## top
module top
(
  clk,
  rst,
  x,
  en,
  epx,
  sinhx,
  coshx,
  valid
);
==> flow/config.mk <==
export PLATFORM = sky130hd
export DESIGN_NAME = top
export DESIGN_NICKNAME = top
export VERILOG_FILES = /design/flow/design.v
export SDC_FILE = /design/flow/constraint.sdc
export NUM_CORES = 4
export LEC_CHECK = 0
export ABC_AREA = 0
export CAP_MARGIN = 0
export CELL_PAD_IN_SITES_GLOBAL_PLACEMENT = 3
export CORE_ASPECT_RATIO = 1.16
export CORE_MARGIN = 2
export CORE_UTILIZATION = 46
export CTS_CLUSTER_DIAMETER = 364
export GPL_TIMING_DRIVEN = 0
export PLACE_DENSITY = 0.76
export SLEW_MARGIN = 15
export TNS_END_PERCENT = 55
==> flow/constraint.sdc <==
create_clock -name core_clock -period 5.6 [get_ports {clk}]
set_input_delay 1.1200 -clock core_clock [delete_from_list [all_inputs] [get_ports {clk}]]
set_output_delay 1.1200 -clock core_clock [all_outputs]
set_load 0.01 [all_outputs]
run.sh (not shown) runs the stock make flow with config.mk's settings and CLKGATE_MAP_FILE=.
The starting point never finished: it broke off in global placement without I/O, error GPL-0301.
Then changed:
==> flow/config.mk (replaced) <==
export PLATFORM = sky130hd
export DESIGN_NAME = top
export DESIGN_NICKNAME = top
export VERILOG_FILES = /design/flow/design.v
export SDC_FILE = /design/flow/constraint.sdc
export NUM_CORES = 4
export LEC_CHECK = 0
export CAP_MARGIN = 20
export CORE_MARGIN = 2
export CORE_UTILIZATION = 40
export PLACE_DENSITY = 0.6
export SLEW_MARGIN = 20
==> flow/constraint.sdc (replaced) <==
create_clock -name core_clock -period 7.66 [get_ports {clk}]
set_input_delay 1.5320 -clock core_clock [delete_from_list [all_inputs] [get_ports {clk}]]
set_output_delay 1.5320 -clock core_clock [all_outputs]
set_load 0.01 [all_outputs]
Now the flow finished clean; synthesized cell count is unchanged; area after synthesis stays the same; die size increases by 15%.

========
JK:
Starting RTL as in the previous note.
==> flow/design.v (excerpt) <==
module top
(
  clk,
  rst,
  x,
  en,
  epx,
  sinhx,
  coshx,
  valid
);
export LEC_CHECK = 0
export CAP_MARGIN = 20
export CORE_MARGIN = 2
export CORE_UTILIZATION = 40
export PLACE_DENSITY = 0.6
export SLEW_MARGIN = 20
create_clock -name core_clock -period 8.0 [get_ports {clk}]
Here is what was changed in the inputs of MS compared with JK.
# JK
export LEC_CHECK = 0
export CAP_MARGIN = 20
export CORE_MARGIN = 2
export CORE_UTILIZATION = 40
export PLACE_DENSITY = 0.6
export SLEW_MARGIN = 20
create_clock -name core_clock -period 8.0 [get_ports {clk}]
# MS
export LEC_CHECK = 0
export CAP_MARGIN = 20
export CORE_MARGIN = 2
export CORE_UTILIZATION = 72
export CTS_CLUSTER_SIZE = 20
export PLACE_DENSITY = 0.79
export SLEW_MARGIN = 20
create_clock -name core_clock -period 3.18 [get_ports {clk}]
### Flow results
- Summary of JK and MS: one run falls short of a clean finish, namely MS.
- MS: it failed during detailed placement (3_5_place_dp), and the tool reported DPL-0033.
- MS: overall die height is 25% lower than what JK reported.
- Post-synthesis share of cell area spent on and, or, nand and nor gates came out exactly the same in JK and MS.
- MS -> JK: adder-cell share of the synthesized area delta 0, exact match
- Relative to JK, floorplan core area has decreased by 45% in MS.
- | I/O pin count | JK vs MS | ≈ equal |
- JK → MS: width of the die -81 um; initial core utilization +33 points; chip area line of the yosys report ~0 delta.
- Chip footprint down 0.046 mm2 in MS wrt JK
- Taking MS over JK, the count of standard-cell rows ratio works out to 0.74.
- JK has lower final estimated routing congestion in global placement than MS.
Input-level comparison between AL and MS:
# MS
export LEC_CHECK = 0
export CAP_MARGIN = 20
export CORE_MARGIN = 2
export CORE_UTILIZATION = 72
export CTS_CLUSTER_SIZE = 20
export PLACE_DENSITY = 0.79
export SLEW_MARGIN = 20
create_clock -name core_clock -period 3.18 [get_ports {clk}]
# AL
export LEC_CHECK = 0
export CAP_MARGIN = 20
export CORE_MARGIN = 2
export CORE_UTILIZATION = 46
export PLACE_DENSITY = 0.6
export SLEW_MARGIN = 20
create_clock -name core_clock -period 5.08 [get_ports {clk}]
Findings:
- Relative to MS, width of the die increased by about 25% in AL.
- Nothing crashed in AL and all stages finished; the problem is that the final layout failed, the offending checks being negative setup slack.
- Delta (AL minus MS): die outline height picked up an extra 60 um; die area now larger.
diff inputs: AL => TR
# AL
export LEC_CHECK = 0
export CAP_MARGIN = 20
export CORE_MARGIN = 2
export CORE_UTILIZATION = 46
export PLACE_DENSITY = 0.6
export SLEW_MARGIN = 20
create_clock -name core_clock -period 5.08 [get_ports {clk}]
# TR
export LEC_CHECK = 0
export CAP_MARGIN = 20
export CORE_MARGIN = 2
export CORE_UTILIZATION = 58
export SLEW_MARGIN = 20
create_clock -name core_clock -period 6.51 [get_ports {clk}]
[summary]
- TR vs AL, number of placed instances, taps included went down by 1,394.
- Comparing the two runs side by side, TR comes out behind AL on clock period minus worst slack.
- TR | stages: all done | timing, DRC, antenna: all pass
- The higher sequential share of layout area came out of TR.
- The die of TR is smaller than the one used in AL.
- AL consumes more power than TR.
What PW does differently from TR at the input level:
# TR
export LEC_CHECK = 0
export CAP_MARGIN = 20
export CORE_MARGIN = 2
export CORE_UTILIZATION = 58
export SLEW_MARGIN = 20
create_clock -name core_clock -period 6.51 [get_ports {clk}]
# PW
export LEC_CHECK = 0
export CAP_MARGIN = 20
export CORE_MARGIN = 2
export CORE_UTILIZATION = 70
export CTS_CLUSTER_DIAMETER = 80
export SLEW_MARGIN = 20
create_clock -name core_clock -period 2.59 [get_ports {clk}]
Findings:
- As far as synthesized area goes, TR and PW are indistinguishable; the numbers are identical.
- Going from TR to PW, placed standard-cell area grew by more than a quarter.
- FAIL: PW; every other run in PW and TR is clean
- PW and TR ended up with nearly the same mux contribution to synthesized area.
- Overall die area is higher on TR
- In PW relative to TR, horizontal die size had gone down by a little under 10%.
- The initial standard-cell utilization of the core of PW is higher than that of TR.

========
The RTL this note starts from:
==> flow/design.v <==
module cordicp(
  x,
  clk,
  rst,
  en,
  lookup,
  y,
  valid);
input [31:0] x;
input clk;
input en;
input rst;
input [2047:0] lookup;
wire [63:0] tab [31:0];
output reg [63:0] y;
output reg valid;
reg [63:0] x_reg;
reg [4:0] counter;
reg [1:0] state;
  parameter E_IDLE  = 2'd0;
  parameter E_CALC  = 2'd1;
always @ (posedge clk) begin
  if (rst == 1'b1) begin
    x_reg <= {16'h00, x, 16'h00};
    y <= 64'h0000_0001_0000_0000;  
    counter <= 4'b0;
    valid <= 1'b0;
    state <= E_IDLE;
  end else begin
  case (state)
    E_IDLE: begin
      x_reg <= {16'h00, x, 16'h00};
      valid <= 1'b0;
      if (en == 1'b1) begin
        state <= E_CALC;
        y <= 64'h0000_0001_0000_0000;  
      end
    end
    E_CALC: begin
      counter <= counter+1;
      if (x_reg > tab[counter]) begin
        x_reg <= x_reg - tab[counter];
        if (counter < 5'd16)
          y <= y << (5'd16 - counter);
        else
          y <= y + (y >> (counter - 5'd15));
      end
      if (counter == 5'd31) begin
        state <= E_IDLE;
        valid <= 1'b1;
      end
    end
  endcase
  end
end
genvar i;
generate
  for (i=0; i<32; i=i+1) begin : U
    assign tab[31-i] = lookup[(i*64+63):i*64];
  end
endgenerate
endmodule
module cordicn(
  x,
  clk,
  rst,
  en,
  lookup,
  y,
  valid);
input [31:0] x;
input clk;
input en;
input rst;
input [2047:0] lookup;
wire [63:0] tab [31:0];
output reg [63:0] y;
output reg valid;
reg [63:0] x_reg;
reg [4:0] counter;
reg [1:0] state;
  parameter E_IDLE  = 2'd0;
  parameter E_CALC  = 2'd1;
always @ (posedge clk) begin
  if (rst == 1'b1) begin
    x_reg <= {16'h00, x, 16'h00};
    y <= 64'h0000_0001_0000_0000;  
    counter <= 4'b0;
    valid <= 1'b0;
    state <= E_IDLE;
  end else begin
  case (state)
    E_IDLE: begin
      x_reg <= {16'h00, x, 16'h00};
      valid <= 1'b0;
      if (en == 1'b1) begin
        state <= E_CALC;
        y <= 64'h0000_0001_0000_0000;  
      end
    end
    E_CALC: begin
      counter <= counter+1;
      if (x_reg > tab[counter]) begin
        x_reg <= x_reg - tab[counter];
        if (counter < 5'd16)
          y <= y >> (5'd16 - counter);
        else
          y <= y - (y >> (counter - 5'd14));
      end
      if (counter == 5'd31) begin
        state <= E_IDLE;
        valid <= 1'b1;
      end 
    end
  endcase
  end
end
genvar i;
generate
  for (i=0; i<32; i=i+1) begin : U
    assign tab[31-i] = lookup[(i*64+63):i*64];
  end
endgenerate
endmodule
module top
(
  clk,
  rst,
  x,
  en,
  epx,
  sinhx,
  coshx,
  valid
);
input             clk;
input             rst;
input      [31:0] x;
input             en;
output reg [31:0] epx;
       reg [31:0] enx;
output reg [31:0] sinhx;
output reg [31:0] coshx;
output reg        valid;
wire [2047:0] lookupp;
wire [2047:0] lookupn;
wire   [31:0] w_sinhx;
wire   [31:0] w_coshx;
wire   [63:0] w_epx;
wire   [63:0] w_enx;
wire          w_valid;
wire          validp;
wire          validn;
cordicp epos (
  .x      (x),
  .clk    (clk),
  .rst    (rst),
  .en     (en),
  .lookup (lookupp),
  .y      (w_epx),
  .valid  (validp)
);
cordicn eneg (
  .x      (x),
  .clk    (clk),
  .rst    (rst),
  .en     (en),
  .lookup (lookupn),
  .y      (w_enx),
  .valid  (validn)
);
always @ (posedge clk) begin
  if (rst == 1'b1) begin
    epx   <= 32'b0;
    enx   <= 32'b0;
    sinhx <= 32'b0;
    coshx <= 32'b0;
    valid <=  1'b0;
  end else begin
  if (validp == 1'b1)
    epx <= w_epx[47:16];
  if (validn == 1'b1)
    enx <= w_enx[47:16];
  sinhx <= w_sinhx;
  coshx <= w_coshx;
  valid <= w_valid;
  end
end
assign w_sinhx = (w_epx [47:16] - w_enx [47:16]) >> 1;
assign w_coshx = (w_epx [47:16] + w_enx [47:16]) >> 1;
assign w_valid = validn & validp;
assign lookupp = { 
  64'h0000_000B_1721_7F7D,    
  64'h0000_000A_65AF_6785,    
  64'h0000_0009_B43D_4F8D,    
  64'h0000_0009_02CB_3795,    
  64'h0000_0008_5159_1F9D,    
  64'h0000_0007_9FE7_07A6,    
  64'h0000_0006_EE74_EFAE,    
  64'h0000_0006_3D02_D7B6,    
  64'h0000_0005_8B90_BFBE,    
  64'h0000_0004_DA1E_A7C6,    
  64'h0000_0004_28AC_8FCE,    
  64'h0000_0003_773A_77D7,    
  64'h0000_0002_C5C8_5FDF,   
  64'h0000_0002_1456_47E7,   
  64'h0000_0001_62E4_2FEF,   
  64'h0000_0000_B172_17F7,   
  64'h0000_0000_67CC_8FB2,   
  64'h0000_0000_391F_EF8F,   
  64'h0000_0000_1E27_076E,  
  64'h0000_0000_0F85_1860, 
  64'h0000_0000_07E0_A6C3, 
  64'h0000_0000_03F8_1516, 
  64'h0000_0000_01FE_02A6, 
  64'h0000_0000_00FF_8055, 
  64'h0000_0000_007F_E00A,
  64'h0000_0000_003F_F801,
  64'h0000_0000_001F_FE00,
  64'h0000_0000_000F_FF80,
  64'h0000_0000_0007_FFE0,
  64'h0000_0000_0003_FFF8,
  64'h0000_0000_0001_FFFE,
  64'h0000_0000_0000_FFFF
  };
assign lookupn = {
    64'h0000_000B_1721_7F7D,      
    64'h0000_000A_65AF_6785,      
    64'h0000_0009_B43D_4F8D,      
    64'h0000_0009_02CB_3795,      
    64'h0000_0008_5159_1F9D,      
    64'h0000_0007_9FE7_07A6,      
    64'h0000_0006_EE74_EFAE,      
    64'h0000_0006_3D02_D7B6,      
    64'h0000_0005_8B90_BFBE,      
    64'h0000_0004_DA1E_A7C6,      
    64'h0000_0004_28AC_8FCE,      
    64'h0000_0003_773A_77D7,      
    64'h0000_0002_C5C8_5FDF,     
    64'h0000_0002_1456_47E7,     
    64'h0000_0001_62E4_2FEF,     
    64'h0000_0000_B172_17F7, 
    64'h0000_0000_49A5_8844, 
    64'h0000_0000_222F_1D04, 
    64'h0000_0000_1085_98B5, 
    64'h0000_0000_0820_AEC4, 
    64'h0000_0000_0408_1596,
    64'h0000_0000_0202_02AE,
    64'h0000_0000_0100_8055,
    64'h0000_0000_0080_200A,
    64'h0000_0000_0040_0801,
    64'h0000_0000_0020_0200,
    64'h0000_0000_0010_0080,
    64'h0000_0000_0008_0020,
    64'h0000_0000_0004_0008,
    64'h0000_0000_0002_0002,
    64'h0000_0000_0001_0000,
    64'h0000_0000_0000_8000
    };
endmodule
==> flow/config.mk <==
export PLATFORM = sky130hd
export DESIGN_NAME = top
export DESIGN_NICKNAME = top
export VERILOG_FILES = /design/flow/design.v
export SDC_FILE = /design/flow/constraint.sdc
export NUM_CORES = 4
export LEC_CHECK = 0
export CAP_MARGIN = 20
export CORE_MARGIN = 2
export CORE_UTILIZATION = 72
export CTS_CLUSTER_DIAMETER = 46
export CTS_CLUSTER_SIZE = 40
export MAX_ROUTING_LAYER = met4
export PLACE_DENSITY_LB_ADDON = 0.26
export SETUP_SLACK_MARGIN = 0.6
export SLEW_MARGIN = 20
==> flow/constraint.sdc <==
create_clock -name core_clock -period 6.51 [get_ports {clk}]
set_input_delay 1.3020 -clock core_clock [delete_from_list [all_inputs] [get_ports {clk}]]
set_output_delay 1.3020 -clock core_clock [all_outputs]
set_load 0.01 [all_outputs]
The starting point died in global routing, error GRT-0232.
Rerun with:
- CTS_CLUSTER_DIAMETER: 46 -> 356
- CTS_CLUSTER_SIZE: 40 -> 100
- MAX_ROUTING_LAYER: met4 -> not set
- PLACE_DENSITY: not set -> 0.6
- PLACE_DENSITY_LB_ADDON: 0.26 -> not set
- SETUP_SLACK_MARGIN: 0.6 -> 1.86
- clock period: 6.51 -> 6.24 ns (I/O delays scaled with it)
The new run never finished: it broke off in global routing.
Area after synthesis does not change.
Die area is unchanged.
Synthesized cell count stays the same.
Rerun with:
- CORE_UTILIZATION: 72 -> 67
- CTS_CLUSTER_DIAMETER: 356 -> not set
- CTS_CLUSTER_SIZE: 100 -> not set
- SETUP_SLACK_MARGIN: 1.86 -> not set
- clock period: 6.24 -> 4.06 ns (I/O delays scaled with it)
Result: The changed run never finished: it broke off in clock tree synthesis with DPL-0038; synthesized area does not change; die area came out higher by a little under a tenth; synthesized cell count does not change.
Rerun with:
- ABC_AREA: not set -> 1
- CORE_ASPECT_RATIO: not set -> 1.32
- CORE_UTILIZATION: 67 -> 72
- CTS_CLUSTER_DIAMETER: not set -> 258
- CTS_CLUSTER_SIZE: not set -> 10
- clock period: 4.06 -> 3.78 ns (I/O delays scaled with it)
Outcome:
- The changed run stopped in clock tree synthesis (DPL-0038)
- die size is higher by 8.5%
- synthesized area is higher by 17%
- synthesized cell count is higher by 57%

========
run 1:
RTL: the design.v shown in full above, as it stands there.
clock: 6.53 ns
lec_check: 0
cap_margin: 20
core_margin: 2
core_utilization: 58
slew_margin: 20
Input changes introduced in run 2 (baseline for comparison: run 1):
Settings: an added CTS_CLUSTER_SIZE of 36; an added PLACE_DENSITY of 0.6; a change of CORE_UTILIZATION from 58 to 66; an added MAX_ROUTING_LAYER of met4; an added CTS_CLUSTER_DIAMETER of 358; a change of the clock period (ns, I/O delays scaled along) from 6.53 to 5.15.
Findings:
- The flow ended early for run 2: it failed with a tool error in 5_1_grt.
- Proportion of synthesized area in mux cells: run 2 vs run 1 identical
- Taking run 1 as the reference, in run 2 row count down 6.3%, die size decreased by about 12% relative to the old numbers, core area down about 12%, post-placement worst setup slack moved down.
- For post-synthesis xor/xnor area fraction, run 1 and run 2 come out practically identical.
- Going from run 1 to run 2, die span in y dropped about 6%; number of gates resized after cts now sits higher; width of the chip now sits lower.
- Run 2 vs. run 1: number of instances in the placed design went up by 754.
Modified inputs, run 3 compared to run 2
Settings: clearing CTS_CLUSTER_DIAMETER, which used to be 358; swapping 66 for 63 in CORE_UTILIZATION; clearing MAX_ROUTING_LAYER, which used to be met4; clearing CTS_CLUSTER_SIZE, which used to be 36; clearing PLACE_DENSITY, which used to be 0.6; swapping 5.15 for 3.18 in the clock period (ns, I/O delays scaled along).
==> comparison <==
- Run 3: it failed during 4_1_cts, and the tool reported DPL-0033.
- Per the comparison of run 3 with run 2, cell count after placement shows an increase of 646, chip area from the yosys synthesis statistics essentially unchanged.
- The share of the core filled by cells before placement of run 3 is lower than that of run 2.
- Diff run 2 -> run 3: area inside the core boundary moved up; horizontal die dimension moved up.
Input-level comparison between run 4 and run 3:
Settings: an added MIN_ROUTING_LAYER of met2; an added SETUP_SLACK_MARGIN of -0.75; a change of CORE_UTILIZATION from 63 to 40; an added CTS_CLUSTER_DIAMETER of 90; an added ABC_AREA of 1; a change of the clock period (ns, I/O delays scaled along) from 3.18 to 8.0.
Findings:
The flow ended early for run 4: it failed with a tool error in 5_1_grt.
Run 3 did not make it past 4_1_cts, where a tool error ended it.
Run 4 vs run 3 — weighted congestion at the end of routability-driven global placement climbed by a few percent
Run 4 vs. run 3: compound-gate portion of the synthesized area down 12 points, mean instance size in the synthesized netlist down about 26%, area share of fa/ha/maj cells after synthesis down 1.3 points, die size up 82%, synthesized cell count up 57%.
Looking at post-place instance area, run 4 sits below run 3.
[run 4] die span in x rose about 35% relative to run 3
Proportion of synthesized area in mux cells: run 4 and run 3 compared, lower one is run 4
No activity file was given, so power comes from the tool's default toggle rates.
